<file path="design/flow/design.v">
package params_pkg;
  parameter int COEFF_WIDTH    = 16;  
  parameter int DATA_WIDTH     = 12;  
  parameter int OUTPUT_WIDTH   = 16;  
  parameter int PIPELINE_DEPTH = 5;   
  parameter int NUM_TAPS       = 16;  
  parameter int INPUT_FRAC     = 11;  
  parameter int COEFF_FRAC     = 14;  
  parameter int OUTPUT_FRAC    = 14;  
  parameter int ACC_WIDTH      = 32;  
  localparam int PROD_WIDTH = DATA_WIDTH + COEFF_WIDTH;  
  localparam int SHIFT_RIGHT = (INPUT_FRAC + COEFF_FRAC) - OUTPUT_FRAC;  
  typedef logic signed [DATA_WIDTH-1:0]    in_t;
  typedef logic signed [COEFF_WIDTH-1:0]  coeff_t;
  typedef logic signed [PROD_WIDTH-1:0]   prod_t;
  typedef logic signed [ACC_WIDTH-1:0]    acc_t;
  typedef logic signed [OUTPUT_WIDTH-1:0] out_t;
  localparam logic [NUM_TAPS*COEFF_WIDTH-1:0] COEFF_ROM = {
    -16'sd28,
    -16'sd1014,
    -16'sd1589,
    -16'sd1638,
    -16'sd1153,
    -16'sd261,
    16'sd790,
    16'sd1710,
    16'sd2177,
    16'sd2110,
    16'sd1594,
    16'sd845,
    16'sd184,
    -16'sd179,
    -16'sd226,
    -16'sd116
  };
endpackage
import params_pkg::*;
module algorithm_core (
  input  logic                 clk,
  input  logic                 rst_n,
  input  logic                 s_valid,
  output logic                 s_ready,
  input  params_pkg::in_t      s_data,
  output logic                 m_valid,
  input  logic                 m_ready,
  output params_pkg::out_t     m_data
);
  assign s_ready = 1'b1;
  logic signed [DATA_WIDTH-1:0] samples [0:NUM_TAPS-1];
  logic valid_pipe [0:PIPELINE_DEPTH];
  logic signed [PROD_WIDTH-1:0] prods_comb [0:NUM_TAPS-1];
  params_pkg::acc_t prod_ext_comb [0:NUM_TAPS-1];
  params_pkg::acc_t stage_prod_reg   [0:NUM_TAPS-1];  
  params_pkg::acc_t stage_sum8_reg   [0:8-1];        
  params_pkg::acc_t stage_sum4_reg   [0:4-1];        
  params_pkg::acc_t stage_sum2_reg   [0:2-1];        
  params_pkg::acc_t stage_final_reg;                 
  genvar i;
  generate
    for (i = 0; i < NUM_TAPS; i++) begin : PROD_COMB
      always_comb begin
        prods_comb[i] = $signed(samples[i]) * $signed(COEFF_ROM[i*COEFF_WIDTH +: COEFF_WIDTH]);
        prod_ext_comb[i] = $signed({{(ACC_WIDTH-PROD_WIDTH){prods_comb[i][PROD_WIDTH-1]}}, prods_comb[i]});
      end
    end
  endgenerate
  integer idx;
  always_ff @(posedge clk or negedge rst_n) begin
    if (!rst_n) begin
      for (idx = 0; idx < NUM_TAPS; idx = idx + 1) begin
        samples[idx] <= '0;
      end
      for (idx = 0; idx <= PIPELINE_DEPTH; idx = idx + 1) begin
        valid_pipe[idx] <= 1'b0;
      end
      for (idx = 0; idx < NUM_TAPS; idx = idx + 1) begin
        stage_prod_reg[idx] <= '0;
      end
      for (idx = 0; idx < 8; idx = idx + 1) begin
        stage_sum8_reg[idx] <= '0;
      end
      for (idx = 0; idx < 4; idx = idx + 1) begin
        stage_sum4_reg[idx] <= '0;
      end
      for (idx = 0; idx < 2; idx = idx + 1) begin
        stage_sum2_reg[idx] <= '0;
      end
      stage_final_reg <= '0;
    end else begin
      if (s_valid && s_ready) begin
        for (idx = NUM_TAPS-1; idx >= 1; idx = idx - 1) begin
          samples[idx] <= samples[idx-1];
        end
        samples[0] <= s_data;
      end
      valid_pipe[0] <= s_valid & s_ready;
      for (idx = 0; idx < PIPELINE_DEPTH; idx = idx + 1) begin
        valid_pipe[idx+1] <= valid_pipe[idx];
      end
      for (idx = 0; idx < NUM_TAPS; idx = idx + 1) begin
        stage_prod_reg[idx] <= prod_ext_comb[idx];
      end
      for (idx = 0; idx < 8; idx = idx + 1) begin
        stage_sum8_reg[idx] <= stage_prod_reg[2*idx] + stage_prod_reg[2*idx + 1];
      end
      for (idx = 0; idx < 4; idx = idx + 1) begin
        stage_sum4_reg[idx] <= stage_sum8_reg[2*idx] + stage_sum8_reg[2*idx + 1];
      end
      for (idx = 0; idx < 2; idx = idx + 1) begin
        stage_sum2_reg[idx] <= stage_sum4_reg[2*idx] + stage_sum4_reg[2*idx + 1];
      end
      stage_final_reg <= stage_sum2_reg[0] + stage_sum2_reg[1];
    end
  end
  logic signed [ACC_WIDTH-1:0] shifted_acc;
  always_comb begin
    if (SHIFT_RIGHT >= 0)
      shifted_acc = $signed(stage_final_reg) >>> SHIFT_RIGHT;
    else
      shifted_acc = $signed(stage_final_reg) <<< (-SHIFT_RIGHT);
  end
  assign m_data  = params_pkg::out_t'(shifted_acc[OUTPUT_WIDTH-1:0]);
  assign m_valid = valid_pipe[PIPELINE_DEPTH];
endmodule
import params_pkg::*;
module algorithm_top (
  input  logic                 clk,
  input  logic                 rst_n,
  input  logic                 s_valid,
  output logic                 s_ready,
  input  params_pkg::in_t      s_data,
  output logic                 m_valid,
  input  logic                 m_ready,
  output params_pkg::out_t     m_data
);
  algorithm_core u_core (
    .clk      (clk),
    .rst_n    (rst_n),
    .s_valid  (s_valid),
    .s_ready  (s_ready),
    .s_data   (s_data),
    .m_valid  (m_valid),
    .m_ready  (m_ready),
    .m_data   (m_data)
  );
endmodule
</file>
<file path="design/flow/run.sh">
#!/bin/bash
# the make line also repeats each setting of config.mk as NAME=value (left out here)
make -C /OpenROAD-flow-scripts/flow DESIGN_CONFIG=/design/flow/config.mk WORK_HOME=/design/flow/orfs CLKGATE_MAP_FILE= finish
</file>
<file path="design/flow/config.mk">
export PLATFORM = sky130hd
export DESIGN_NAME = algorithm_top
export DESIGN_NICKNAME = algorithm_top
export VERILOG_FILES = /design/flow/design.v
export SDC_FILE = /design/flow/constraint.sdc
export NUM_CORES = 4
export LEC_CHECK = 0
export CAP_MARGIN = 20
export CORE_MARGIN = 2
export CORE_UTILIZATION = 72
export CTS_CLUSTER_DIAMETER = 98
export MAX_ROUTING_LAYER = met4
export PLACE_DENSITY_LB_ADDON = 0.04
export SETUP_SLACK_MARGIN = 0.42
export SLEW_MARGIN = 20
</file>
<file path="design/flow/constraint.sdc">
create_clock -name core_clock -period 4.86 [get_ports {clk}]
set_input_delay 0.9720 -clock core_clock [delete_from_list [all_inputs] [get_ports {clk}]]
set_output_delay 0.9720 -clock core_clock [all_outputs]
set_load 0.01 [all_outputs]
</file>
==> flow_summary_export.csv, run 1 <==
group,metric,value,unit
status,outcome,"failed layout checks",
status,so.violations,"setup timing",
die,coreArea,107000,sq um
clock_tree,htreeDepth,3,
route,drcViolationCount,0,
worst_setup_path,path_cells,"inv_2 > ha_1 > fa_1 > inv_1 > fa_1 > fa_1 > inv_1 > fa_1 > inv_2 > ha_4 > a21o_1 > a21o_1 > a21o_1 > and3_1 > a221o_1 > o41a_1 > nor4b_2 > a211o_1",
route,finalWirelength,194000,um
worst_setup_path,critPathLaunchType,"flop",
final_timing,clock_skew,0.0309,ns
worst_setup_path,required,5.50,ns
synth,top_cells_by_area,"dfrtp_1 30%, ha_1 22%, fa_1 15%, inv_1 6.7%, xnor2_1 4.9%",
synth,ys_warn_count,9,
synth,simple_gate_area_frac,0.0698,
final_timing,slew_headroom,0.184,
cells_and_area,layout.nets,9929,
die,initCoreUtil,0.723,
clock_tree,worstSkewPairLatency,0.71,ns
worst_setup_path,reg2reg_depth,18,
route,first_iter_violations,3844,
clock_tree,cts_buffers,102,
grt,grt_pass1_wl,293000,um
route,firstDrtPassIters,6,
worst_setup_path,r2r_end,"u_core.stage_prod_reg[10][21]",
synth,top_area_frac,0.295,
job,warnings,140,
clock_tree,cts_tree,"yes",
worst_setup_path,path_depth,18,
placement,placedCellCount,9055,
synth,syn-cell-area,77100,sq um
final_timing,setup_viol,3,
final_timing,max_freq,196,MHz
synth,synthAoiAreaFrac,0.116,
synth,synth_flops,909,
worst_setup_path,r2r_start,"u_core.samples[10][9]",
synth,ys_seq_frac,0.295,
final_timing,tightestPinTransition,1.21,ns
min_path,hold_path_class,"primary input to asynchronous set/reset pin",
job,cap_viol_max_count,0,
route,wl_per_cell,20.5,um
route,ant_nets,0,
route,vias_per_cell,5.90,
synth,common_cells,"1,374 x ha_1, 1,372 x inv_1, 909 x dfrtp_1",
placement,dpl.hpwl,141000,um
grt,antenna_found_initial,14,
synth,netlist_logic_family_top,"adder cells",
synth,ys_sh_mux,0.0115,
synth,synthAdderAreaFrac,0.371,
synth,syn_inst,7508,
clock_tree,cts.sinks,909,
worst_setup_path,cp_common_cell,"fa_1",
die,io_pins,34,
clock_tree,cts_hold_buf,0,
synth,edf_count,0,
worst_setup_path,cp-end-kind,"flop",
synth,yosys_area,77100,sq um
worst_setup_path,cp.buffers_inverters,4,
synth,ff_type,"dfrtp_1",
grt,overflow,0,
placement,routabilityCongestion,0.945,
worst_setup_path,worstSetupEndpoint,"u_core.stage_prod_reg[10][21]",
die,die_h,331,um
synth,xor_area_frac,0.0666,
final_timing,finalCritPeriodShare,1.05,
grt,grt_start_max_net_pins,147,
worst_setup_path,crit_type,"flop to flop",
route,num_vias,55800,
worst_setup_path,startpoint,"u_core.samples[10][9]",
clock_tree,cts_root_buf,"clkbuf_16",
cells_and_area,area_growth,15.7,%
clock_tree,clkTransAtPathRegs,0.06,ns
final_timing,setup_slack,-0.236,ns
placement,io_buffers,31,
die,row_count,120,
worst_setup_path,path_delay_family,"adder cells",
final_timing,slew_violations,0,
synth,fp_nets,9467,
worst_setup_path,cp_max_fo,6,
synth,avgSynthCellArea,10.3,sq um
worst_setup_path,slowest_delay,0.57,ns
worst_setup_path,slowest_stage,"fa_1",
cells_and_area,design_area,89200,sq um
cells_and_area,stdcell_count,9468,
clock_tree,cts_max_path_buffers,3,
die,dieArea,110000,sq um
grt,first_global_vias,55700,
cells_and_area,fillCellCount,5880,
placement,dpl_cell_area,80700,sq um
worst_setup_path,r2r_slack,-0.24,ns
synth,top_cell,"ha_1",
final_timing,final_hold_viol_count,0,
synth,synth_async_sr_flop_share,1.00,
synth,yosysCellCount,7508,
worst_setup_path,crit_arrival,5.73,ns
synth,yosysUniqueCellTypes,90,
synth,yosys.area.top_type,"dfrtp_1",
final_timing,fin_crit,5.10,ns
die,die_w,331,um
grt,grtUsageTotal,0.351,
final_timing,rsz0062_at_grt,"true",
## stage by stage
step | utilization | TNS, ns | worst slack (ns) | hold slack, ns
2_1_floorplan | - | -0.208 | -0.163 | 0.331
3_3_place_gp | 0.757 | -0.362 | -0.182 | 0.332
3_5_place_dp | 0.757 | -0.616 | -0.318 | 0.336
4_1_cts | 0.815 | -0.406 | -0.230 | 0.280
5_1_grt | 0.837 | -1.27 | -0.379 | 0.309
6_report | 0.837 | -0.559 | -0.236 | 0.276
## area by class of cell
cell class | count | area, sq um | area share
diodes | 9 | 22.5 | 0.000252
well taps | 1403 | 1760 | 0.0197
clock inverters | 57 | 896 | 0.0100
inverters | 1372 | 5170 | 0.0580
repair buffers | 426 | 3590 | 0.0402
multi-input cells | 5159 | 52100 | 0.584
flip-flops and latches | 909 | 22900 | 0.256
clock buffers | 133 | 2830 | 0.0317
## layer usage
layer	GRT usage	vias up	part of all wire
met5	-	-	0
met4	0.0715	0	0.023
met3	0.0693	318	0.074
met2	0.527	1727	0.46
met1	0.499	27900	0.44
li1	-	25900	-
## what timing repair did
action / 4_1_cts / 5_1_grt
setup buffers: 127 / 87
pin swaps: 212 / 251
gates resized: 312 / 336
setup endpoints to repair: 76 / 85
==> run 2, diff against run 1 <==
- ABC_AREA: unset -> 1
- CORE_ASPECT_RATIO: unset -> 0.65
- CORE_UTILIZATION: 72 -> 65
- CTS_CLUSTER_DIAMETER: 98 -> 317
- GPL_ROUTABILITY_DRIVEN: unset -> 1
- MAX_ROUTING_LAYER: met4 -> unset
- PLACE_DENSITY_LB_ADDON: 0.04 -> unset
- SETUP_SLACK_MARGIN: 0.42 -> 0.54
- SLEW_MARGIN: 20 -> 15
- clock period: 4.86 -> 5.12 ns (I/O delays scaled with it)
==> flow_summary_export.csv, run 2 <==
group,metric,value,unit
synth,edf_count,0,
placement,pre_cts_ws,0.392,ns
synth,syn_inst,11200,
route,vias_per_cell,5.44,
worst_setup_path,crit_arrival,5.06,ns
clock_tree,cts_hold_buf,0,
synth,top_area_frac,0.258,
final_timing,slew_violations,0,
status,outcome,"complete, no violations",
synth,xor_area_frac,0.0417,
synth,netlist_logic_family_top,"adder cells",
placement,dpl.hpwl,192000,um
worst_setup_path,r2r_start,"u_core.samples[11][8]",
worst_setup_path,r2r_end,"u_core.stage_prod_reg[11][15]",
clock_tree,cts_max_path_buffers,3,
synth,synthAoiAreaFrac,0.0606,
cells_and_area,layout.nets,13400,
synth,ff_type,"dfrtp_1",
synth,yosys_area,88200,sq um
final_timing,tightestPinTransition,1.11,ns
worst_setup_path,required,5.72,ns
die,io_pins,34,
worst_setup_path,worstSetupEndpoint,"u_core.stage_prod_reg[11][15]",
route,ant_nets,0,
final_timing,fin_tns_setup,0,ns
final_timing,max_freq,224,MHz
placement,io_buffers,31,
worst_setup_path,reg2reg_depth,17,
final_timing,setup_viol,0,
final_timing,rsz0062_at_grt,"true",
synth,common_cells,"2,961 x nand2_1, 2,328 x inv_1, 1,374 x ha_1",
grt,grt_start_max_net_pins,151,
worst_setup_path,cp.buffers_inverters,7,
final_timing,setup_slack,0.657,ns
synth,avgSynthCellArea,7.85,sq um
cells_and_area,stdcell_count,13300,
synth,synthAdderAreaFrac,0.324,
worst_setup_path,cp-end-kind,"flop",
grt,first_global_vias,69200,
final_timing,final_hold_viol_count,0,
route,finalWirelength,232000,um
die,dieArea,139000,sq um
final_timing,slew_headroom,0.261,
synth,top_cells_by_area,"dfrtp_1 26%, ha_1 19%, fa_1 13%, nand2_1 13%, inv_1 9.9%",
placement,routabilityCongestion,0.979,
synth,ys_seq_frac,0.258,
worst_setup_path,startpoint,"u_core.samples[11][8]",
clock_tree,cts_buffers,93,
grt,overflow,0,
clock_tree,cts_root_buf,"clkbuf_16",
final_timing,fin_crit,4.46,ns
die,die_w,461,um
route,wl_per_cell,17.4,um
job,cap_viol_max_count,0,
grt,grt_pass1_wl,373000,um
grt,grtUsageTotal,0.340,
synth,simple_gate_area_frac,0.214,
worst_setup_path,slowest_stage,"fa_1",
worst_setup_path,path_delay_family,"adder cells",
route,drcViolationCount,0,
synth,yosysCellCount,11200,
worst_setup_path,r2r_slack,0.66,ns
job,warnings,136,
die,initCoreUtil,0.658,
synth,synth_flops,909,
worst_setup_path,cp_max_fo,5,
route,first_iter_violations,6948,
clock_tree,cts_tree,"yes",
final_timing,clock_skew,0.0352,ns
synth,yosysUniqueCellTypes,48,
final_timing,finalCritPeriodShare,0.872,
die,row_count,108,
synth,yosys.area.top_type,"dfrtp_1",
synth,top_cell,"nand2_1",
synth,syn-cell-area,88200,sq um
placement,placedCellCount,13100,
grt,antenna_found_initial,7,
die,die_h,301,um
die,coreArea,134000,sq um
worst_setup_path,critPathLaunchType,"flop",
worst_setup_path,crit_type,"flop to flop",
synth,synth_async_sr_flop_share,1.00,
synth,fp_nets,13200,
synth,ys_warn_count,9,
min_path,hold_path_class,"primary input to asynchronous set/reset pin",
synth,ys_sh_mux,0.000255,
clock_tree,worstSkewPairLatency,0.74,ns
clock_tree,htreeDepth,3,
clock_tree,clkTransAtPathRegs,0.07,ns
worst_setup_path,slowest_delay,0.50,ns
cells_and_area,fillCellCount,10900,
worst_setup_path,path_cells,"inv_2 > fa_2 > buf_4 > fa_1 > inv_1 > fa_1 > fa_1 > inv_1 > fa_1 > inv_1 > ha_4 > nand2_2 > inv_1 > a21oi_2 > nand3_2 > buf_4 > xor2_1",
cells_and_area,area_growth,7.55,%
route,num_vias,72400,
route,firstDrtPassIters,9,
worst_setup_path,path_depth,17,
clock_tree,cts.sinks,909,
==> run 2: through the flow <==
step                 util  hold WS, ns  area, sq um
floorplan               -        0.331        88200
global placement    0.679        0.335        91000
finish              0.708        0.319        94900
detailed placement  0.679        0.336        91000
global route        0.708        0.359        94900
CTS                 0.703        0.342        94300
==> run 2: layout make-up <==
cell class                 instances  area, sq um  area share
sequential                       909        22800       0.240
timing repair buffer             114         1050      0.0110
antenna                            5         12.5    0.000132
tap                             1815         2270      0.0239
inverter                        2335         8780      0.0925
multi-input combinational       7949        56800       0.598
clock buffer                     118         2620      0.0276
clock inverter                    54          612     0.00645
==> run 2: per-layer routing <==
layer	share of wire	track usage	up-vias	wire, um
li1	-	-	35300	-
met1	0.50	0.556	34200	116000
met3	0.10	0.0891	231	24300
met5	0.00015	0	-	35
met2	0.38	0.456	2638	88600
met4	0.011	0.0438	6	2610
==> run 2: what timing repair did <==
action	4_1_cts	5_1_grt
setup buffers	2	36
gates resized	19	96
endpoints found under the setup margin	21	53
pin swaps	0	10
==> run 3, diff against run 2 <==
- ABC_AREA: 1 -> unset
- CORE_ASPECT_RATIO: 0.65 -> unset
- CORE_UTILIZATION: 65 -> 72
- CTS_CLUSTER_DIAMETER: 317 -> unset
- GPL_ROUTABILITY_DRIVEN: 1 -> unset
- SETUP_SLACK_MARGIN: 0.54 -> -0.29
- SLEW_MARGIN: 15 -> 20
- clock period: 5.12 -> 4.86 ns (I/O delays scaled with it)
==> flow_summary_export.csv, run 3 <==
group,metric,value,unit
synth,yosysUniqueCellTypes,90,
placement,pre_cts_ws,-0.319,ns
synth,yosys_area,77100,sq um
worst_setup_path,path_delay_family,"adder cells",
route,first_iter_violations,3470,
die,initCoreUtil,0.723,
cells_and_area,regArea,22800,sq um
worst_setup_path,startpoint,"u_core.samples[10][7]",
worst_setup_path,crit_type,"flop to flop",
synth,syn_inst,7508,
clock_tree,cts_buffers,101,
worst_setup_path,path_depth,18,
cells_and_area,layout.nets,9792,
final_timing,rsz0062_at_grt,"true",
clock_tree,clkTransAtPathRegs,0.06,ns
min_path,min_from,"u_core.valid_pipe[2]",
min_path,hold_path_depth,0,
clock_tree,cts.sinks,909,
route,finalWirelength,173000,um
die,row_count,120,
status,outcome,"failed layout checks",
clock_tree,cts_max_path_buffers,3,
route,wl_per_cell,18.6,um
die,dieArea,110000,sq um
grt,grtUsageTotal,0.325,
cells_and_area,fillCellCount,6932,
status,so.violations,"setup timing",
final_timing,finalCritPeriodShare,1.05,
worst_setup_path,crit_arrival,5.73,ns
placement,dpl.hpwl,137000,um
cells_and_area,design_area,85000,sq um
die,die_w,331,um
worst_setup_path,r2r_end,"u_core.stage_prod_reg[10][21]",
synth,top_cell,"ha_1",
synth,yosysCellCount,7508,
worst_setup_path,path_cells,"inv_2 > fa_2 > inv_2 > fa_1 > fa_2 > fa_1 > inv_2 > fa_2 > inv_2 > ha_4 > a21o_1 > a21o_1 > a21o_1 > and3_1 > a221o_1 > o41a_1 > nor4b_2 > a211o_1",
synth,synth_async_sr_flop_share,1.00,
worst_setup_path,cp_common_cell,"inv_2",
final_timing,slew_violations,0,
placement,dpl_cell_area,80900,sq um
worst_setup_path,cp_max_fo,4,
grt,grt_start_max_net_pins,111,
synth,netlist_logic_family_top,"adder cells",
placement,io_buffers,31,
synth,ff_type,"dfrtp_1",
route,vias_per_cell,5.72,
synth,synth_flops,909,
final_timing,clock_skew,0.0288,ns
die,die_h,331,um
synth,simple_gate_area_frac,0.0698,
final_timing,tightestPinTransition,1.03,ns
synth,edf_count,0,
worst_setup_path,critPathLaunchType,"flop",
worst_setup_path,reg2reg_depth,18,
synth,ys_warn_count,9,
synth,ys_seq_frac,0.295,
grt,first_global_vias,54700,
synth,avgSynthCellArea,10.3,sq um
synth,yosys.area.top_type,"dfrtp_1",
min_path,hold_path_class,"flop to flop",
clock_tree,cts_hold_buf,0,
synth,top_area_frac,0.295,
synth,top_cells_by_area,"dfrtp_1 30%, ha_1 22%, fa_1 15%, inv_1 6.7%, xnor2_1 4.9%",
clock_tree,cts_root_buf,"clkbuf_16",
job,warnings,130,
die,coreArea,107000,sq um
synth,syn-cell-area,77100,sq um
synth,synthAdderAreaFrac,0.371,
final_timing,final_hold_viol_count,0,
final_timing,max_freq,196,MHz
final_timing,fin_crit,5.10,ns
final_timing,slew_headroom,0.305,
synth,ys_sh_mux,0.0115,
route,firstDrtPassIters,6,
grt,antenna_found_initial,13,
die,io_pins,34,
worst_setup_path,worstSetupEndpoint,"u_core.stage_prod_reg[10][21]",
grt,grt_pass1_wl,282000,um
worst_setup_path,required,5.49,ns
worst_setup_path,slowest_delay,0.58,ns
cells_and_area,logic_area,49100,sq um
worst_setup_path,r2r_start,"u_core.samples[10][7]",
synth,fp_nets,9467,
grt,overflow,0,
worst_setup_path,r2r_slack,-0.24,ns
route,ant_nets,0,
worst_setup_path,cp-end-kind,"flop",
job,cap_viol_max_count,0,
cells_and_area,area_growth,10.2,%
clock_tree,worstSkewPairLatency,0.70,ns
worst_setup_path,cp.buffers_inverters,4,
placement,routabilityCongestion,0.906,
route,drcViolationCount,0,
worst_setup_path,slowest_stage,"fa_2",
min_path,worstHoldEndpoint,"u_core.valid_pipe[3]",
final_timing,setup_viol,13,
clock_tree,cts_tree,"yes",
route,num_vias,53400,
clock_tree,htreeDepth,3,
synth,common_cells,"1,374 x ha_1, 1,372 x inv_1, 909 x dfrtp_1",
synth,xor_area_frac,0.0666,
synth,synthAoiAreaFrac,0.116,
final_timing,setup_slack,-0.245,ns
## run 3: routing by layer
layer / wire (um) / part of all wire / track usage / vias to the layer above
li1: - / - / - / 25600
met1: 78900 / 0.46 / 0.468 / 26400
met2: 79900 / 0.46 / 0.515 / 1087
met3: 10900 / 0.063 / 0.0598 / 242
met4: 3380 / 0.020 / 0.0722 / 10
met5: 66 / 0.00038 / 0.00696 / -
## run 3: repair_timing
action / in CTS / in global routing
setup endpoints to repair: 1 / 10
gates resized: 2 / 45
pin swaps: 0 / 30
buffers inserted: 0 / 6
## run 3: area by class of cell
class,instances,share of cell area
clock buffer,133,0.0340
tap,1403,0.0207
inverter,1372,0.0606
clock inverter,54,0.0104
antenna,7,0.000206
sequential,909,0.268
multi-input combinational,5159,0.578
timing repair buffer,290,0.0283
## run 3: stage by stage
stage / hold WS (ns) / utilization / TNS (ns) / cells
2_1_floorplan: 0.331 / - / -0.448 / 7508
4_1_cts: 0.342 / 0.795 / -1.48 / 9315
6_report: 0.343 / 0.797 / -1.13 / 9327
5_1_grt: 0.348 / 0.797 / -8.77 / 9321
3_5_place_dp: 0.336 / 0.759 / -1.12 / 9128
3_3_place_gp: 0.333 / 0.759 / -0.642 / 9128
==> run 4, diff against run 3 <==
- CORE_ASPECT_RATIO: unset -> 0.65
- CORE_UTILIZATION: 72 -> 33
- CTS_CLUSTER_DIAMETER: unset -> 317
- GPL_ROUTABILITY_DRIVEN: unset -> 1
- PLACE_DENSITY_LB_ADDON: unset -> 0.11
- SETUP_SLACK_MARGIN: -0.29 -> -0.03
- SLEW_MARGIN: 20 -> 15
- clock period: 4.86 -> 7.65 ns (I/O delays scaled with it)
==> flow_summary_export.csv, run 4 <==
group,metric,value,unit
die,die_h,394,um
final_timing,finalCritPeriodShare,0.772,
die,row_count,142,
grt,grt_start_max_net_pins,141,
clock_tree,cts.sinks,909,
worst_setup_path,cp_max_fo,25,
synth,ys_warn_count,9,
die,die_w,603,um
worst_setup_path,slowest_delay,1.00,ns
route,wl_met2,69700,um
synth,ys_seq_frac,0.295,
status,outcome,"complete, no violations",
worst_setup_path,r2r_end,"u_core.stage_prod_reg[10][21]",
worst_setup_path,cp-end-kind,"flop",
synth,yosysUniqueCellTypes,90,
cells_and_area,logic_area,48900,sq um
synth,ys_sh_mux,0.0115,
synth,ff_type,"dfrtp_1",
route,drt-met1-wl,118000,um
worst_setup_path,startpoint,"u_core.samples[10][11]",
job,cap_viol_max_count,0,
die,dieArea,238000,sq um
grt,first_global_vias,51500,
worst_setup_path,path_delay_family,"adder cells",
synth,syn_inst,7508,
final_timing,tightestPinTransition,1.01,ns
synth,top_cells_by_area,"dfrtp_1 30%, ha_1 22%, fa_1 15%, inv_1 6.7%, xnor2_1 4.9%",
final_timing,fin_crit,5.90,ns
worst_setup_path,reg2reg_depth,17,
cells_and_area,layout.nets,9557,
die,initCoreUtil,0.333,
synth,fp_nets,9467,
worst_setup_path,required,8.31,ns
synth,synth_async_sr_flop_share,1.00,
synth,synthAoiAreaFrac,0.116,
final_timing,fin_tns_setup,0,ns
route,met3WireLength,12700,um
min_path,worstHoldEndpoint,"u_core.valid_pipe[3]",
route,ant_nets,0,
synth,netlist_logic_family_top,"adder cells",
worst_setup_path,cp_common_cell,"fa_1",
final_timing,max_freq,169,MHz
job,warnings,141,
synth,avgSynthCellArea,10.3,sq um
clock_tree,htreeDepth,3,
route,wl_per_cell,18.8,um
synth,top_area_frac,0.295,
worst_setup_path,path_cells,"ha_1 > fa_1 > inv_1 > fa_1 > fa_1 > inv_1 > fa_1 > inv_1 > ha_1 > a21o_1 > a21o_1 > a21o_1 > and3_1 > a221o_1 > o41a_1 > nor4b_1 > a211o_1",
clock_tree,worstSkewPairLatency,0.73,ns
clock_tree,cts_root_buf,"clkbuf_16",
grt,overflow,0,
route,highest_layer,"met5",
min_path,hold_path_class,"flop to flop",
clock_tree,cts-resized-gates,0,
route,num_vias,51100,
route,vias_per_cell,4.73,
synth,yosys.area.top_type,"dfrtp_1",
worst_setup_path,cp.buffers_inverters,3,
worst_setup_path,crit_type,"flop to flop",
final_timing,rsz0062_at_grt,"false",
placement,routabilityCongestion,0.847,
synth,common_cells,"1,374 x ha_1, 1,372 x inv_1, 909 x dfrtp_1",
synth,yosys_area,77100,sq um
cells_and_area,regArea,22700,sq um
min_path,min_from,"u_core.valid_pipe[2]",
die,coreArea,231000,sq um
worst_setup_path,r2r_slack,1.75,ns
placement,dpl.hpwl,166000,um
clock_tree,cts_setup_buffers,0,
synth,yosysCellCount,7508,
grt,grtUsageTotal,0.173,
route,first_iter_violations,3256,
synth,top_cell,"ha_1",
synth,syn-cell-area,77100,sq um
worst_setup_path,critPathLaunchType,"flop",
synth,synthAdderAreaFrac,0.371,
clock_tree,clkTransAtPathRegs,0.06,ns
route,drcViolationCount,0,
final_timing,final_hold_viol_count,0,
final_timing,slew_headroom,0.329,
clock_tree,cts_tree,"yes",
synth,simple_gate_area_frac,0.0698,
worst_setup_path,worstSetupEndpoint,"u_core.stage_prod_reg[10][21]",
worst_setup_path,crit_arrival,6.56,ns
route,firstDrtPassIters,6,
placement,io_buffers,31,
synth,xor_area_frac,0.0666,
synth,synth_flops,909,
worst_setup_path,path_depth,17,
clock_tree,cts_buffers,104,
cells_and_area,fillCellCount,23200,
grt,antenna_found_initial,36,
final_timing,clock_skew,0.0294,ns
worst_setup_path,r2r_start,"u_core.samples[10][11]",
worst_setup_path,slowest_stage,"dfrtp_1",
die,io_pins,34,
min_path,hold_path_depth,0,
final_timing,setup_viol,0,
synth,edf_count,0,
route,finalWirelength,203000,um
cells_and_area,area_growth,10.2,%
clock_tree,cts_hold_buf,0,
grt,grt_pass1_wl,316000,um
final_timing,slew_violations,0,
clock_tree,cts_max_path_buffers,3,
run 4: through the flow:
stage | utilization | hold slack (ns) | cells | cell area [sq um] | worst slack, ns
after floorplan | - | 0.331 | 7508 | 77100 | 2.46
after global placement | 0.351 | 0.333 | 10600 | 81200 | 1.83
after detailed placement | 0.351 | 0.335 | 10600 | 81200 | 1.77
after CTS | 0.367 | 0.346 | 10800 | 84800 | 1.75
after global routing | 0.367 | 0.351 | 10800 | 84800 | 1.41
final | 0.367 | 0.347 | 10800 | 84900 | 1.75
run 4: area by class of cell:
cell class,instances,share of cell area
multi-input cells,5159,0.576
flip-flops and latches,909,0.268
inverters,1372,0.0607
well taps,3096,0.0456
clock buffers,138,0.0346
clock inverters,51,0.00780
repair buffers,52,0.00651
diodes,25,0.000737
run 4: layer usage:
metal | GRT usage | up-vias
met5 | 0 | -
met4 | 0.0285 | 10
met3 | 0.0407 | 157
met2 | 0.207 | 776
met1 | 0.299 | 24900
li1 | - | 25200
==> run 5, diff against run 4 <==
- CAP_MARGIN: 20 -> 15
- CORE_ASPECT_RATIO: 0.65 -> 0.72
- CORE_UTILIZATION: 33 -> 72
- PLACE_DENSITY_LB_ADDON: 0.11 -> unset
- SETUP_SLACK_MARGIN: -0.03 -> 0.45
- clock period: 7.65 -> 4.98 ns (I/O delays scaled with it)
==> flow_summary_export.csv, run 5 <==
group,metric,value,unit
placement,placedCellCount,9010,
worst_setup_path,cp.buffers_inverters,4,
die,io_pins,34,
min_path,hold_path_depth,0,
synth,yosysCellCount,7508,
synth,ys_warn_count,9,
route,wl_per_cell,21.1,um
final_timing,fin_hold_ws,0.347,ns
worst_setup_path,critPathLaunchType,"flop",
synth,edf_count,0,
worst_setup_path,r2r_start,"u_core.samples[13][8]",
final_timing,setup_slack,-0.281,ns
die,dieArea,110000,sq um
synth,yosysUniqueCellTypes,90,
status,so.violations,"setup timing",
min_path,hold_path_class,"flop to flop",
worst_setup_path,reg2reg_depth,17,
synth,synthAoiAreaFrac,0.116,
route,num_vias,56200,
min_path,worstHoldEndpoint,"u_core.valid_pipe[3]",
grt,grtUsageTotal,0.349,
worst_setup_path,worstSetupEndpoint,"u_core.stage_prod_reg[13][23]",
die,initCoreUtil,0.729,
clock_tree,cts_max_path_buffers,3,
clock_tree,cts_root_buf,"clkbuf_16",
synth,netlist_logic_family_top,"adder cells",
worst_setup_path,required,5.59,ns
die,coreArea,106000,sq um
final_timing,final_hold_viol_count,0,
worst_setup_path,cp-end-kind,"flop",
grt,first_global_vias,55600,
die,die_w,390,um
worst_setup_path,cp_max_fo,6,
job,cap_viol_max_count,0,
synth,yosys.area.top_type,"dfrtp_1",
cells_and_area,final_core_util,0.834,
route,first_iter_violations,4934,
synth,ys_sh_mux,0.0115,
grt,grt_pass1_wl,300000,um
clock_tree,htreeDepth,3,
job,warnings,134,
final_timing,setup_viol,4,
cells_and_area,layout.nets,9888,
grt,grt_start_max_net_pins,116,
cells_and_area,design_area,88200,sq um
worst_setup_path,path_delay_family,"adder cells",
route,drcViolationCount,0,
synth,xor_area_frac,0.0666,
final_timing,slew_headroom,0.122,
synth,synth_flops,909,
synth,top_cells_by_area,"dfrtp_1 30%, ha_1 22%, fa_1 15%, inv_1 6.7%, xnor2_1 4.9%",
worst_setup_path,slowest_stage,"fa_1",
grt,overflow,0,
worst_setup_path,startpoint,"u_core.samples[13][8]",
final_timing,rsz0062_at_grt,"true",
min_path,min_from,"u_core.valid_pipe[2]",
cells_and_area,fillCellCount,5904,
clock_tree,cts.sinks,909,
synth,avgSynthCellArea,10.3,sq um
worst_setup_path,crit_type,"flop to flop",
worst_setup_path,cp_common_cell,"fa_1",
final_timing,clock_skew,0.0248,ns
route,finalWirelength,198000,um
synth,simple_gate_area_frac,0.0698,
status,outcome,"failed layout checks",
final_timing,tightestPinTransition,1.31,ns
synth,top_cell,"ha_1",
clock_tree,cts_buffers,92,
placement,routabilityCongestion,0.965,
synth,syn_inst,7508,
synth,fp_nets,9467,
clock_tree,clkTransAtPathRegs,0.07,ns
cells_and_area,stdcell_count,9401,
synth,synthAdderAreaFrac,0.371,
synth,ys_seq_frac,0.295,
synth,common_cells,"1,374 x ha_1, 1,372 x inv_1, 909 x dfrtp_1",
grt,antenna_found_initial,17,
cells_and_area,area_growth,14.5,%
synth,ff_type,"dfrtp_1",
synth,syn-cell-area,77100,sq um
clock_tree,cts_tree,"yes",
worst_setup_path,r2r_end,"u_core.stage_prod_reg[13][23]",
worst_setup_path,path_depth,17,
final_timing,max_freq,190,MHz
die,row_count,101,
synth,yosys_area,77100,sq um
route,ant_nets,0,
final_timing,slew_violations,0,
worst_setup_path,path_cells,"buf_6 > buf_6 > fa_1 > ha_4 > fa_1 > fa_1 > inv_1 > fa_1 > inv_2 > ha_4 > and2_4 > o21ai_2 > a31oi_4 > or4_4 > a31o_4 > a21oi_2 > xnor2_1",
clock_tree,cts_hold_buf,0,
synth,top_area_frac,0.295,
route,firstDrtPassIters,6,
die,die_h,282,um
worst_setup_path,crit_arrival,5.87,ns
worst_setup_path,r2r_slack,-0.28,ns
worst_setup_path,slowest_delay,0.59,ns
placement,dpl_cell_area,80300,sq um
final_timing,finalCritPeriodShare,1.06,
synth,synth_async_sr_flop_share,1.00,
placement,dpl.hpwl,145000,um
placement,io_buffers,31,
clock_tree,worstSkewPairLatency,0.72,ns
route,vias_per_cell,5.98,
final_timing,fin_crit,5.26,ns
## run 5: final cells by class
cell class / count / area (sq um) / area share
Antenna cell: 7 / 17.5 / 0.000199
Clock buffer: 118 / 2580 / 0.0293
Clock inverter: 51 / 928 / 0.0105
Inverter: 1372 / 5160 / 0.0585
Multi-Input combinational cell: 5159 / 51600 / 0.585
Sequential cell: 909 / 22900 / 0.259
Tap cell: 1390 / 1740 / 0.0197
Timing Repair Buffer: 395 / 3340 / 0.0378
## run 5: timing repair
action	in CTS	in global routing
setup endpoints to repair	68	78
buffers inserted	124	91
pin swaps	130	202
gates resized	246	353
## run 5: through the flow
stage	worst slack [ns]	TNS [ns]
global route	-0.309	-1.04
CTS	-0.0575	-0.0807
floorplan	-0.0428	-0.0428
detailed placement	-0.140	-0.346
global placement	-0.0703	-0.138
finish	-0.281	-0.470
## run 5: metal layers
metal,track usage,part of all wire,up-vias
li1,-,-,25800
met1,0.530,0.45,27900
met2,0.510,0.44,2013
met3,0.0870,0.089,417
met4,0.0682,0.026,18
met5,0,0.0015,-
==> run 6, diff against run 5 <==
- CAP_MARGIN: 15 -> 35
- CORE_ASPECT_RATIO: 0.72 -> unset
- CTS_CLUSTER_DIAMETER: 317 -> unset
- GPL_ROUTABILITY_DRIVEN: 1 -> unset
- PLACE_DENSITY: unset -> 0.64
- SETUP_SLACK_MARGIN: 0.45 -> -0.33
- SLEW_MARGIN: 15 -> 20
- clock period: 4.98 -> 3.27 ns (I/O delays scaled with it)
==> flow_summary_export.csv, run 6 <==
group,metric,value,unit
synth,fp_nets,9467,
synth,yosysCellCount,7508,
status,tool.error,"[ERROR GRT-0232] Routing congestion too high. Check the congestion heatmap in the GUI.",
synth,yosys_area,77100,sq um
synth,top_cells_by_area,"dfrtp_1 30%, ha_1 22%, fa_1 15%, inv_1 6.7%, xnor2_1 4.9%",
synth,synth_flops,909,
placement,io_buffers,31,
synth,top_cell,"ha_1",
synth,ys_seq_frac,0.295,
grt,overflow,22,
placement,dpl.hpwl,155000,um
synth,ys_warn_count,9,
synth,synthAoiAreaFrac,0.116,
die,die_w,331,um
synth,yosysUniqueCellTypes,90,
synth,xor_area_frac,0.0666,
clock_tree,cts_max_path_buffers,3,
synth,synthAdderAreaFrac,0.371,
synth,yosys.area.top_type,"dfrtp_1",
synth,ff_type,"dfrtp_1",
synth,avgSynthCellArea,10.3,sq um
synth,top_area_frac,0.295,
die,dieArea,110000,sq um
clock_tree,cts.sinks,909,
synth,simple_gate_area_frac,0.0698,
clock_tree,cts_buffers,99,
die,row_count,120,
synth,edf_count,0,
synth,syn-cell-area,77100,sq um
synth,ys_sh_mux,0.0115,
synth,common_cells,"1,374 x ha_1, 1,372 x inv_1, 909 x dfrtp_1",
clock_tree,htreeDepth,3,
clock_tree,cts_root_buf,"clkbuf_16",
synth,synth_async_sr_flop_share,1.00,
die,coreArea,107000,sq um
placement,routabilityCongestion,0.928,
placement,pre_cts_ws,-1.80,ns
die,io_pins,34,
die,die_h,331,um
synth,syn_inst,7508,
status,outcome,"stopped before the end",
status,stop_stage,"global routing",
die,initCoreUtil,0.723,
synth,netlist_logic_family_top,"adder cells",
grt,grtUsageTotal,0.581,
==> run 6: per-layer routing <==
layer  GRT usage  GRT overflow
met3       0.298             0
met5      0.0543             0
met1       0.606             0
met4       0.561            12
met2       0.831            10
==> run 6: timing repair <==
action | in CTS
hold buffers | 1
resized | 580
endpoints found under the hold margin | 40
setup buffers | 151
setup endpoints to repair | 168
pin swaps | 330
==> run 6: per-stage QoR <==
step	util	cells	instance area, sq um
2_1_floorplan	-	7508	78600
3_3_place_gp	0.829	9905	88400
3_5_place_dp	0.829	9905	88400
4_1_cts	0.900	10200	96000
==> run 7, diff against run 6 <==
- ABC_AREA: unset -> 1
- CAP_MARGIN: 35 -> 0
- CORE_MARGIN: 2 -> 8
- CORE_UTILIZATION: 72 -> 40
- GPL_ROUTABILITY_DRIVEN: unset -> 0
- PLACE_DENSITY: 0.64 -> unset
- PLACE_DENSITY_LB_ADDON: unset -> 0.19
- SETUP_SLACK_MARGIN: -0.33 -> -0.0
- clock period: 3.27 -> 6.0 ns (I/O delays scaled with it)
==> flow_summary_export.csv, run 7 <==
group,metric,value,unit
status,outcome,"complete, no violations",
grt,antenna_found_initial,6,
die,coreArea,220000,sq um
synth,top_area_frac,0.258,
synth,fp_nets,13200,
worst_setup_path,cp-end-kind,"flop",
grt,overflow,0,
clock_tree,cts_setup_buffers,0,
worst_setup_path,cp_common_cell,"fa_1",
synth,syn_inst,11200,
synth,ys_seq_frac,0.258,
final_timing,rsz0062_at_grt,"false",
route,drcViolationCount,0,
clock_tree,cts_hold_buf,0,
clock_tree,cts_root_buf,"clkbuf_16",
worst_setup_path,path_cells,"inv_1 > fa_1 > fa_1 > fa_1 > inv_1 > fa_1 > inv_1 > fa_1 > inv_1 > ha_1 > nand2_1 > nor2_1 > nand3_1 > nand3_1 > nand2_1 > nand3_1 > nand2_1",
cells_and_area,design_area,96100,sq um
job,cap_viol_max_count,0,
die,row_count,172,
route,num_vias,69100,
worst_setup_path,r2r_end,"u_core.stage_prod_reg[11][22]",
grt,grt_start_max_net_pins,153,
worst_setup_path,crit_arrival,5.45,ns
synth,ff_type,"dfrtp_1",
placement,dpl_cell_area,92100,sq um
synth,top_cells_by_area,"dfrtp_1 26%, ha_1 19%, fa_1 13%, nand2_1 13%, inv_1 9.9%",
worst_setup_path,worstSetupEndpoint,"u_core.stage_prod_reg[11][22]",
synth,netlist_logic_family_top,"adder cells",
synth,yosysCellCount,11200,
grt,grt_pass1_wl,357000,um
worst_setup_path,critPathLaunchType,"flop",
worst_setup_path,r2r_start,"u_core.samples[11][9]",
synth,ys_sh_mux,0.000255,
route,first_iter_violations,3997,
worst_setup_path,reg2reg_depth,17,
route,ant_nets,0,
final_timing,fin_crit,4.84,ns
die,initCoreUtil,0.402,
worst_setup_path,required,6.60,ns
worst_setup_path,path_delay_family,"adder cells",
clock_tree,cts_max_path_buffers,3,
min_path,hold_path_class,"primary input to asynchronous set/reset pin",
synth,synth_flops,909,
job,warnings,139,
synth,syn-cell-area,88200,sq um
final_timing,clock_skew,0.0521,ns
die,io_pins,34,
die,dieArea,236000,sq um
synth,common_cells,"2,961 x nand2_1, 2,328 x inv_1, 1,374 x ha_1",
worst_setup_path,cp_max_fo,7,
route,finalWirelength,215000,um
final_timing,setup_viol,0,
final_timing,final_hold_viol_count,0,
route,firstDrtPassIters,6,
worst_setup_path,r2r_slack,1.16,ns
synth,yosys_area,88200,sq um
final_timing,max_freq,206,MHz
worst_setup_path,slowest_stage,"fa_1",
synth,top_cell,"nand2_1",
cells_and_area,layout.nets,13300,
worst_setup_path,cp.buffers_inverters,4,
synth,xor_area_frac,0.0417,
final_timing,tightestPinTransition,0.890,ns
synth,yosys.area.top_type,"dfrtp_1",
placement,dpl.hpwl,181000,um
clock_tree,clkTransAtPathRegs,0.06,ns
die,die_w,486,um
final_timing,slew_violations,0,
clock_tree,htreeDepth,3,
grt,first_global_vias,68400,
synth,edf_count,0,
clock_tree,cts_tree,"yes",
grt,grtUsageTotal,0.183,
worst_setup_path,slowest_delay,0.65,ns
placement,io_buffers,31,
worst_setup_path,startpoint,"u_core.samples[11][9]",
final_timing,fin_tns_setup,0,ns
synth,ys_warn_count,9,
synth,yosysUniqueCellTypes,48,
clock_tree,cts_buffers,110,
worst_setup_path,path_depth,17,
synth,simple_gate_area_frac,0.214,
cells_and_area,area_growth,8.88,%
clock_tree,worstSkewPairLatency,0.76,ns
clock_tree,cts-resized-gates,0,
synth,synthAoiAreaFrac,0.0606,
synth,avgSynthCellArea,7.85,sq um
final_timing,slew_headroom,0.406,
die,die_h,486,um
clock_tree,cts.sinks,909,
route,vias_per_cell,4.82,
worst_setup_path,crit_type,"flop to flop",
final_timing,finalCritPeriodShare,0.807,
synth,synthAdderAreaFrac,0.324,
route,wl_per_cell,15.0,um
synth,synth_async_sr_flop_share,1.00,
-- run 7: routing by layer --
| metal | global-route usage | vias up | part of all wire |
|---|---|---|---|
| li1 | - | 35200 | - |
| met1 | 0.269 | 32600 | 0.50 |
| met2 | 0.292 | 1102 | 0.44 |
| met3 | 0.0168 | 241 | 0.034 |
| met4 | 0.0401 | 2 | 0.020 |
| met5 | 0 | - | 0.000060 |
-- run 7: per-stage QoR --
step	hold WS, ns	setup slack, ns	std cells	util
2_1_floorplan	0.331	1.41	11200	-
3_3_place_gp	0.335	1.17	14100	0.420
3_5_place_dp	0.335	1.18	14100	0.420
4_1_cts	0.224	1.15	14300	0.438
5_1_grt	0.260	0.891	14300	0.438
6_report	0.290	1.16	14300	0.438
-- run 7: layout make-up --
cell class	instances	area, sq um
inverter	2335	8760
sequential	909	22700
clock buffer	137	3040
multi-input combinational	7949	56500
tap	2871	3590
fill	21900	123000
clock inverter	66	873
timing repair buffer	49	556
antenna	3	7.51
==> run 8, diff against run 7 <==
- CAP_MARGIN: 0 -> 15
- CORE_ASPECT_RATIO: unset -> 0.65
- CORE_MARGIN: 8 -> 2
- CORE_UTILIZATION: 40 -> 70
- CTS_CLUSTER_DIAMETER: unset -> 91
- GPL_ROUTABILITY_DRIVEN: 0 -> 1
- PLACE_DENSITY_LB_ADDON: 0.19 -> unset
- SETUP_SLACK_MARGIN: -0.0 -> unset
- SLEW_MARGIN: 20 -> 15
- clock period: 6.0 -> 4.63 ns (I/O delays scaled with it)
==> flow_summary_export.csv, run 8 <==
group,metric,value,unit
clock_tree,cts_buffers,94,
worst_setup_path,cp_max_fo,8,
synth,synthAdderAreaFrac,0.324,
synth,edf_count,0,
synth,yosys_area,88200,sq um
worst_setup_path,required,5.25,ns
route,drcViolationCount,0,
worst_setup_path,worstSetupEndpoint,"u_core.stage_prod_reg[10][20]",
grt,antenna_found_initial,18,
synth,ff_type,"dfrtp_1",
synth,yosysUniqueCellTypes,48,
clock_tree,cts_hold_buf,0,
synth,avgSynthCellArea,7.85,sq um
worst_setup_path,slowest_stage,"fa_1",
worst_setup_path,cp_common_cell,"fa_1",
final_timing,final_hold_viol_count,0,
synth,top_cell,"nand2_1",
final_timing,fin_hold_ws,0.221,ns
synth,xor_area_frac,0.0417,
worst_setup_path,crit_arrival,5.11,ns
clock_tree,cts_root_buf,"clkbuf_16",
clock_tree,htreeDepth,3,
die,die_h,290,um
grt,grt_pass1_wl,383000,um
worst_setup_path,r2r_end,"u_core.stage_prod_reg[10][20]",
synth,ys_seq_frac,0.258,
route,finalWirelength,237000,um
final_timing,fin_crit,4.49,ns
cells_and_area,area_growth,7.64,%
placement,io_buffers,31,
synth,simple_gate_area_frac,0.214,
clock_tree,cts_max_path_buffers,3,
synth,ys_sh_mux,0.000255,
job,warnings,126,
synth,fp_nets,13200,
worst_setup_path,slowest_delay,0.57,ns
worst_setup_path,path_depth,17,
final_timing,finalCritPeriodShare,0.970,
placement,dpl.hpwl,194000,um
final_timing,setup_viol,0,
synth,synth_async_sr_flop_share,1.00,
synth,yosys.area.top_type,"dfrtp_1",
clock_tree,cts_tree,"yes",
worst_setup_path,cp.buffers_inverters,4,
route,firstDrtPassIters,9,
worst_setup_path,startpoint,"u_core.samples[10][9]",
route,wl_per_cell,18.0,um
grt,grtUsageTotal,0.373,
synth,synth_flops,909,
status,outcome,"complete, no violations",
route,num_vias,74200,
final_timing,clock_skew,0.0381,ns
worst_setup_path,cp-end-kind,"flop",
worst_setup_path,r2r_start,"u_core.samples[10][9]",
final_timing,slew_headroom,0.363,
final_timing,tightestPinTransition,0.955,ns
worst_setup_path,r2r_slack,0.14,ns
die,dieArea,129000,sq um
grt,overflow,0,
worst_setup_path,path_delay_family,"adder cells",
worst_setup_path,critPathLaunchType,"flop",
synth,ys_warn_count,9,
synth,top_cells_by_area,"dfrtp_1 26%, ha_1 19%, fa_1 13%, nand2_1 13%, inv_1 9.9%",
clock_tree,cts.sinks,909,
grt,grt_start_max_net_pins,136,
job,cap_viol_max_count,0,
min_path,hold_path_class,"primary input to asynchronous set/reset pin",
synth,top_area_frac,0.258,
cells_and_area,layout.nets,13400,
worst_setup_path,path_cells,"clkinvlp_4 > fa_1 > inv_1 > fa_1 > fa_1 > fa_1 > inv_1 > fa_1 > inv_1 > ha_2 > nand2_1 > a21oi_1 > nor2_2 > nor2_1 > nor2_1 > nand3_1 > nand2_1",
clock_tree,clkTransAtPathRegs,0.07,ns
synth,netlist_logic_family_top,"adder cells",
route,first_iter_violations,7386,
worst_setup_path,crit_type,"flop to flop",
synth,syn-cell-area,88200,sq um
die,io_pins,34,
die,die_w,444,um
route,ant_nets,0,
die,row_count,104,
grt,first_global_vias,72300,
synth,synthAoiAreaFrac,0.0606,
die,coreArea,124000,sq um
route,vias_per_cell,5.65,
final_timing,fin_tns_setup,0,ns
die,initCoreUtil,0.709,
worst_setup_path,reg2reg_depth,17,
clock_tree,worstSkewPairLatency,0.73,ns
placement,routabilityCongestion,1.00,
synth,yosysCellCount,11200,
cells_and_area,design_area,95000,sq um
placement,dpl_cell_area,91200,sq um
synth,syn_inst,11200,
final_timing,max_freq,223,MHz
synth,common_cells,"2,961 x nand2_1, 2,328 x inv_1, 1,374 x ha_1",
final_timing,slew_violations,0,
==> run 8: per-stage QoR <==
step / std cells / worst slack [ns] / utilization
3_5_place_dp: 13000 / 0.0708 / 0.733
4_1_cts: 13100 / 0.0561 / 0.761
6_report: 13100 / 0.138 / 0.763
3_3_place_gp: 13000 / 0.132 / 0.733
5_1_grt: 13100 / -0.0790 / 0.763
2_1_floorplan: 11200 / 0.0359 / -
==> run 8: metal layers <==
| metal | track usage | up-vias | wire length, um |
|---|---|---|---|
| li1 | - | 35300 | - |
| met1 | 0.587 | 35300 | 112000 |
| met2 | 0.517 | 3240 | 93800 |
| met3 | 0.0976 | 399 | 26700 |
| met4 | 0.0663 | 12 | 4420 |
| met5 | 0 | - | 88 |
==> run 8: what timing repair did <==
item	in CTS	in global routing
gates resized	0	65
buffers inserted	0	9
endpoints found under the setup margin	0	32
==> run 8: final cells by class <==
cell class / instances / area [sq um]
Inverter: 2335 / 8770
Fill cell: 9032 / 29400
Timing Repair Buffer: 134 / 1230
Multi-Input combinational cell: 7949 / 56700
Tap cell: 1643 / 2060
Sequential cell: 909 / 22800
Clock inverter: 66 / 956
Antenna cell: 2 / 5.00
Clock buffer: 108 / 2490
==> run 9, diff against run 8 <==
- ABC_AREA: 1 -> unset
- CAP_MARGIN: 15 -> 0
- CORE_ASPECT_RATIO: 0.65 -> unset
- CORE_UTILIZATION: 70 -> 72
- CTS_CLUSTER_DIAMETER: 91 -> 320
- CTS_CLUSTER_SIZE: unset -> 26
- GPL_ROUTABILITY_DRIVEN: 1 -> unset
- PLACE_DENSITY_LB_ADDON: unset -> 0.0
- SETUP_SLACK_MARGIN: unset -> 0.23
- SLEW_MARGIN: 15 -> 20
- clock period: 4.63 -> 1.57 ns (I/O delays scaled with it)
==> flow_summary_export.csv, run 9 <==
group,metric,value,unit
die,dieArea,110000,sq um
synth,yosys.area.top_type,"dfrtp_1",
synth,synth_async_sr_flop_share,1.00,
grt,grtUsageTotal,0.880,
synth,syn_inst,7508,
synth,xor_area_frac,0.0666,
synth,common_cells,"1,374 x ha_1, 1,372 x inv_1, 909 x dfrtp_1",
synth,netlist_logic_family_top,"adder cells",
status,tool.error,"[ERROR GRT-0116] Global routing finished with congestion. Check the congestion regions in the DRC Viewer.",
die,row_count,120,
clock_tree,cts_buffers,40,
synth,ys_warn_count,9,
synth,synthAdderAreaFrac,0.371,
synth,fp_nets,9467,
synth,yosysUniqueCellTypes,90,
synth,ys_seq_frac,0.295,
die,coreArea,107000,sq um
grt,overflow,1335,
placement,routabilityCongestion,0.939,
placement,io_buffers,31,
synth,ys_sh_mux,0.0115,
synth,top_area_frac,0.295,
synth,yosys_area,77100,sq um
synth,top_cell,"ha_1",
synth,synth_flops,909,
synth,simple_gate_area_frac,0.0698,
status,stop_stage,"global routing",
clock_tree,cts_max_path_buffers,3,
status,outcome,"stopped before the end",
synth,edf_count,0,
synth,top_cells_by_area,"dfrtp_1 30%, ha_1 22%, fa_1 15%, inv_1 6.7%, xnor2_1 4.9%",
die,die_h,331,um
clock_tree,cts_root_buf,"clkbuf_16",
synth,avgSynthCellArea,10.3,sq um
die,die_w,331,um
die,io_pins,34,
placement,dpl_cell_area,98600,sq um
synth,ff_type,"dfrtp_1",
synth,yosysCellCount,7508,
die,initCoreUtil,0.723,
clock_tree,htreeDepth,2,
clock_tree,cts.sinks,909,
placement,dpl.hpwl,203000,um
synth,synthAoiAreaFrac,0.116,
synth,syn-cell-area,77100,sq um
## run 9: repair_timing
item / in CTS
endpoints found under the setup margin: 642
endpoints found under the hold margin: 422
hold buffers: 2
cloned: 0
pin swaps: 302
buffers inserted: 151
resized: 611
## run 9: through the flow
step | util | setup TNS [ns] | std cells | worst slack, ns
CTS | 0.975 | -803.05 | 11000 | -3.50
detailed placement | 0.925 | -776.79 | 10800 | -3.52
global placement | 0.925 | -710.45 | 10800 | -3.45
floorplan | - | -567.03 | 7508 | -3.45
## run 9: layer usage
layer,GRT overflow,global-route usage
met5,3,0.519
met4,490,0.935
met3,45,0.774
met2,767,1.01
met1,30,0.849
==> run 10, diff against run 9 <==
- ABC_AREA: unset -> 1
- CAP_MARGIN: 0 -> 15
- CORE_ASPECT_RATIO: unset -> 0.65
- CTS_CLUSTER_DIAMETER: 320 -> 92
- CTS_CLUSTER_SIZE: 26 -> unset
- GPL_ROUTABILITY_DRIVEN: unset -> 1
- PLACE_DENSITY_LB_ADDON: 0.0 -> unset
- SETUP_SLACK_MARGIN: 0.23 -> unset
- SLEW_MARGIN: 20 -> 15
- clock period: 1.57 -> 4.57 ns (I/O delays scaled with it)
==> flow_summary_export.csv, run 10 <==
group,metric,value,unit
status,outcome,"failed layout checks",
status,so.violations,"setup timing",
worst_setup_path,slowest_delay,0.66,ns
grt,first_global_vias,72600,
synth,common_cells,"2,961 x nand2_1, 2,328 x inv_1, 1,374 x ha_1",
clock_tree,cts_tree,"yes",
synth,synthAdderAreaFrac,0.324,
synth,ys_sh_mux,0.000255,
synth,synth_async_sr_flop_share,1.00,
worst_setup_path,path_cells,"fa_1 > xnor2_2 > xor2_1 > fa_1 > inv_1 > fa_1 > fa_1 > inv_1 > ha_2 > nand2_2 > inv_1 > nand2_2 > nor3_1 > nand3_1 > nand4_1 > nand2_1",
die,io_pins,34,
worst_setup_path,cp.buffers_inverters,3,
placement,dpl.hpwl,194000,um
clock_tree,cts.sinks,909,
job,cap_viol_max_count,0,
clock_tree,cts_buffers,92,
die,row_count,103,
route,firstDrtPassIters,6,
worst_setup_path,r2r_end,"u_core.stage_prod_reg[5][23]",
cells_and_area,layout.nets,13400,
worst_setup_path,r2r_slack,-0.03,ns
synth,yosys_area,88200,sq um
worst_setup_path,slowest_stage,"fa_1",
final_timing,max_freq,217,MHz
grt,grt_start_max_net_pins,140,
synth,syn-cell-area,88200,sq um
worst_setup_path,path_delay_family,"adder cells",
clock_tree,clkTransAtPathRegs,0.08,ns
worst_setup_path,worstSetupEndpoint,"u_core.stage_prod_reg[5][23]",
job,warnings,136,
grt,grt_pass1_wl,384000,um
worst_setup_path,path_depth,16,
grt,grtUsageTotal,0.385,
route,first_iter_violations,7974,
grt,overflow,0,
synth,yosys.area.top_type,"dfrtp_1",
min_path,hold_path_class,"primary input to asynchronous set/reset pin",
route,wl_per_cell,18.4,um
clock_tree,cts_root_buf,"clkbuf_16",
worst_setup_path,critPathLaunchType,"flop",
route,ant_nets,0,
worst_setup_path,r2r_start,"u_core.samples[5][11]",
synth,simple_gate_area_frac,0.214,
die,die_h,286,um
worst_setup_path,required,5.16,ns
worst_setup_path,cp_max_fo,8,
synth,top_cell,"nand2_1",
synth,syn_inst,11200,
cells_and_area,area_growth,7.50,%
route,num_vias,74900,
worst_setup_path,startpoint,"u_core.samples[5][11]",
synth,ys_seq_frac,0.258,
clock_tree,cts_max_path_buffers,3,
placement,routabilityCongestion,0.994,
final_timing,fin_crit,4.60,ns
die,initCoreUtil,0.726,
final_timing,final_hold_viol_count,0,
synth,yosysUniqueCellTypes,48,
synth,netlist_logic_family_top,"adder cells",
grt,antenna_found_initial,9,
final_timing,rsz0062_at_grt,"true",
die,coreArea,122000,sq um
placement,io_buffers,31,
clock_tree,cts_hold_buf,0,
final_timing,slew_violations,0,
die,die_w,438,um
synth,xor_area_frac,0.0417,
route,drcViolationCount,0,
final_timing,setup_slack,-0.0280,ns
final_timing,clock_skew,0.0393,ns
synth,top_cells_by_area,"dfrtp_1 26%, ha_1 19%, fa_1 13%, nand2_1 13%, inv_1 9.9%",
worst_setup_path,cp-end-kind,"flop",
synth,top_area_frac,0.258,
synth,avgSynthCellArea,7.85,sq um
worst_setup_path,reg2reg_depth,16,
final_timing,tightestPinTransition,1.09,ns
final_timing,finalCritPeriodShare,1.01,
synth,synthAoiAreaFrac,0.0606,
worst_setup_path,crit_arrival,5.18,ns
synth,edf_count,0,
die,dieArea,125000,sq um
final_timing,slew_headroom,0.271,
clock_tree,htreeDepth,3,
route,vias_per_cell,5.70,
worst_setup_path,cp_common_cell,"fa_1",
synth,synth_flops,909,
final_timing,setup_viol,1,
synth,fp_nets,13200,
clock_tree,worstSkewPairLatency,0.74,ns
synth,yosysCellCount,11200,
route,finalWirelength,241000,um
synth,ys_warn_count,9,
worst_setup_path,crit_type,"flop to flop",
synth,ff_type,"dfrtp_1",
final_timing,fin_tns_setup,-0.0280,ns
-- run 10: cell type report --
cell class	count	area [sq um]
Multi-Input combinational cell	7949	56800
Fill cell	8324	26700
Sequential cell	909	22800
Inverter	2335	8770
Clock buffer	115	2550
Tap cell	1627	2040
Timing Repair Buffer	136	1220
Clock inverter	57	688
Antenna cell	1	2.50
-- run 10: stage by stage --
stage	std cells	hold WS, ns	utilization	area [sq um]	worst slack (ns)
after global routing	13100	0.246	0.780	94800	-0.102
after global placement	12900	0.334	0.750	91200	0.108
after floorplan	11200	0.331	-	88200	0.141
after detailed placement	12900	0.335	0.750	91200	-0.0281
final	13100	0.216	0.780	94900	-0.0280
after CTS	13100	0.231	0.777	94400	0.0166
-- run 10: routing by layer --
layer,vias to the layer above,global-route usage,routed length (um),share of wire
met5,-,0,95,0.00039
met4,12,0.0685,4740,0.020
met3,458,0.0870,27300,0.11
met2,3509,0.550,98100,0.41
met1,35600,0.603,111000,0.46
li1,35300,-,-,-
-- run 10: what timing repair did --
item                                   CTS  global route
setup endpoints to repair                4            41
setup buffers                            0            11
gates resized                            4            86
pin swaps                                0            10
endpoints found under the hold margin    0             0
